## orange
==> flow/design.v (excerpt) <==
module Wienerfilter#(
    parameter WIDTH    = 16,
    parameter COL_NUM  = 128, 
    parameter ROW_NUM  = 2,
    localparam ADDR_DEP  =  COL_NUM * ROW_NUM,
    localparam ADDR_WID  =  $clog2(ADDR_DEP) + 'd1,
    localparam Serial_COL  =  $clog2(COL_NUM) + 'd1,
    localparam Serial_ROW  =  $clog2(ROW_NUM) + 'd1
)
(
input clk,
input rst,
input start,
input [ADDR_WID-1:0]wr_addr,
input ram_wr_en,
input [WIDTH-1:0]ram_data_in,
input  wire[7:0]rd_wiener,
input [1:0]rd_bank,
input      rd_para,
input [Serial_COL-1:0]wr_data_addr,
input ram_wr_data_en,
input [WIDTH-1:0]ram_data_wr_in,
output [WIDTH*2-1:0]DSP_ADD_DATA_o,
output reg[WIDTH*4-1:0]Wiener_data,
output reg Wiener_data_v,
output finish_cal_o,
output wire [WIDTH/2-1:0]ram_data_out_o,
output data_wr_v_o
) ;
localparam INIT      = 0,
           START     = 1, 
           READ_DATA = 2,
           WAIT_READ = 3,
           MULT_CAL  = 4,
           WAIT_CAL  = 5,
           ADD_CAL   = 6,
           DET       = 7, 
           FINISH    = 8;
reg [6:0]STATE;
reg [Serial_COL - 1:0 ]COL_cnt;
reg [Serial_ROW - 1:0 ]ROW_cnt;
reg [ADDR_WID-1:0]rd_ad_para;
reg [ADDR_WID-1:0]rd_addr;
always@(*) begin 
  rd_ad_para = rd_para? {rd_bank,rd_wiener[5:0]}:rd_addr;
end
wire [WIDTH/2-1:0]ram_data_out;
assign ram_data_out_o=ram_data_out;
wire [WIDTH-1:0]ram_data_data_out;
pmi_ram_dp
#(
  .pmi_wr_addr_depth    (ADDR_DEP ),  
  .pmi_wr_addr_width    (ADDR_WID ),  
  .pmi_wr_data_width    (WIDTH/2 ),  
  .pmi_rd_addr_depth    (ADDR_DEP ),  
  .pmi_rd_addr_width    (ADDR_WID ),  
  .pmi_rd_data_width    (WIDTH/2 ),  
  .pmi_regmode          ( "reg" ),  
  .pmi_resetmode        ("async" ),  
  .pmi_family           ("common" )   
) pmi_ram_dp_inst (
  .Data      (ram_data_in ),   
  .WrAddress (wr_addr ),   
  .RdAddress (rd_ad_para), 
  .WrClock   (clk   ),   
  .RdClock   (clk   ),   
  .WrClockEn (1 ),   
  .RdClockEn (1 ),   
  .WE        (ram_wr_en), 
  .Reset     (rst),   
  .Q         (ram_data_out )    
);
export LEC_CHECK = 0
export CAP_MARGIN = 20
export CORE_MARGIN = 2
export CORE_UTILIZATION = 72
export CTS_CLUSTER_DIAMETER = 71
export CTS_CLUSTER_SIZE = 15
export SETUP_SLACK_MARGIN = 0.98
export SLEW_MARGIN = 20
create_clock -name core_clock -period 3.79 [get_ports {clk}]
run.sh (not shown) runs the stock make flow with config.mk's settings and CLKGATE_MAP_FILE=.
orange had finished all stages when the layout checks came back failing, citing negative setup slack.
The following lists how green was set up differently from orange:
- CTS_CLUSTER_SIZE: 15 -> 38
- CTS_CLUSTER_DIAMETER: 71 -> unset
- CAP_MARGIN: 20 -> 15
- SETUP_SLACK_MARGIN: 0.98 -> unset
- the clock period (ns, I/O delays scaled along): 3.79 -> 4.35
==> comparison <==
Cell depth of the worst setup path was higher in the run labelled green. Higher clock network area share was reported by green, not orange. Looking at overall power consumption, green sits about 6% below orange. Status green: flow complete, layout not clean - negative setup slack. Measured against each other, orange and green differ in final clock period utilization by the worst path, the lower figure coming from green. Delta (green minus orange): combinational gate area went down, worst hold slack after final layout went up. [compare] base=orange new=green: logic gate share of total power fell 1.9 points, count of clock-buffer cells in the layout rose 114, global-route wire length before repair decreased about 1.6%.

---

== north ==
Wienerfilter again, from the RTL that the note above started with.
Settings: LEC_CHECK=0, CAP_MARGIN=20, CORE_MARGIN=2, CORE_UTILIZATION=72, CTS_CLUSTER_SIZE=14, SETUP_SLACK_MARGIN=0.73, SLEW_MARGIN=20; clock period 2.9 ns.
The final report for north shows a completed flow and a layout that fails verification, specifically negative setup slack.
The inputs of south differ from those of north as listed below.
-- flow/config.mk --
<<< north, line 10
export CORE_UTILIZATION = 72
export CTS_CLUSTER_SIZE = 14
export SETUP_SLACK_MARGIN = 0.73
>>> south, line 10
export CORE_UTILIZATION = 14
==> flow/constraint.sdc <==
create_clock -name core_clock -period 6.36 [get_ports {clk}]
set_input_delay 1.2720 -clock core_clock [delete_from_list [all_inputs] [get_ports {clk}]]
set_output_delay 1.2720 -clock core_clock [all_outputs]
set_load 0.01 [all_outputs]
Results
Of south and north, none finishes clean.
Layout checks on north: not met. Flow itself completed; violations: negative setup slack.
south: all stages done; final checks FAILED (antenna violations).
Cmp south and north / setup slack / lower: north
Diff south and north: critical path depth higher in north
south vs north: clock-buffer cell count up by a few percent
Relative to north, total routing resource utilization after global routing decreased by 42 points in south.
STATUS via count: south wins against north
Compared to north, south was floorplanned on a bigger die.
Per the comparison of south with north, worst-case setup slack after placement increased by 2.66 ns relative to the old numbers, total negative slack for setup checks now larger, largest net degree at the start of global routing climbed about 60%.
Number of antenna violations at the first check in global routing is higher on north
Any difference in non-clock inverter count in the final layout between south and north is small enough to ignore.
## Diff of input files: east against south
-- flow/config.mk --
<<< south, line 10
export CORE_UTILIZATION = 14
>>> east, line 10
export CORE_UTILIZATION = 45
==> flow/constraint.sdc <==
create_clock -name core_clock -period 5.22 [get_ports {clk}]
set_input_delay 1.0440 -clock core_clock [delete_from_list [all_inputs] [get_ports {clk}]]
set_output_delay 1.0440 -clock core_clock [all_outputs]
set_load 0.01 [all_outputs]
==> results <==
east finished all stages; the layout is clean. south vs east, endpoint of the most critical setup path: pmi_mult_dsp.p_q[19] vs pmi_mult_dsp.p_q[22]. Against south, number of signal-net buffers in the layout in east rose by more than 10%. What east reported for fmax has to be multiplied by 0.909 to get the figure for south. Summary of east over south: setup slack after layout shrank by 0.65 ns, via count grew by 0.87%, proportion of power drawn by combinational gates held steady.
Input changes introduced in west (baseline for comparison: east):
-- flow/config.mk --
<<< east, line 8
export CAP_MARGIN = 20
>>> west, line 8
export CAP_MARGIN = 10
<<< east, line 10
export CORE_UTILIZATION = 45
>>> west, line 10
export CORE_UTILIZATION = 72
export CTS_CLUSTER_DIAMETER = 388
export CTS_CLUSTER_SIZE = 14
export SETUP_SLACK_MARGIN = -0.27
==> flow/constraint.sdc <==
create_clock -name core_clock -period 2.9 [get_ports {clk}]
set_input_delay 0.5800 -clock core_clock [delete_from_list [all_inputs] [get_ports {clk}]]
set_output_delay 0.5800 -clock core_clock [all_outputs]
set_load 0.01 [all_outputs]
[summary]
The layout from west, despite a flow that completed every stage, fails the layout checks, with the failing checks listed as negative setup slack.
west ended up with a higher total number of nets in the final design than east did.
| layout overhead on the synthesized area | lower: east |
In the metrics for east and west, the one carrying the lower utilization is east.
Clock group share of total power, east and west: larger value in east
Higher routed wire length goes to west over east.
--- input diff west..middle ---
-- flow/config.mk --
<<< west, line 8
export CAP_MARGIN = 10
>>> middle, line 8
export ABC_AREA = 1
export CAP_MARGIN = 0
<<< west, line 11
export CTS_CLUSTER_DIAMETER = 388
export CTS_CLUSTER_SIZE = 14
export SETUP_SLACK_MARGIN = -0.27
>>> middle, line 12
export CTS_CLUSTER_DIAMETER = 171
export CTS_CLUSTER_SIZE = 16
export PLACE_DENSITY = 0.4
--- outcome ---
The flow completed for middle, but it is not clean: the layout still shows negative setup slack. Post-route fraction of the period consumed by the critical path for middle: 18 points down relative to west. In the tables for west and middle, total length of routed met2 wires reads higher with west. middle reports a higher area of the multi-input gates than west does. The final cell count without fillers in west is 0.64 times that in middle. middle against west; final net count is up by more than half. [compare] base=west new=middle: area of all placed cells without fillers grew by 1.2%; sequential cell area held steady; part of the power in the clock network shrank by 14 points; number of stages on the worst setup path grew by 3.
Power and IR drop assume default switching activity.
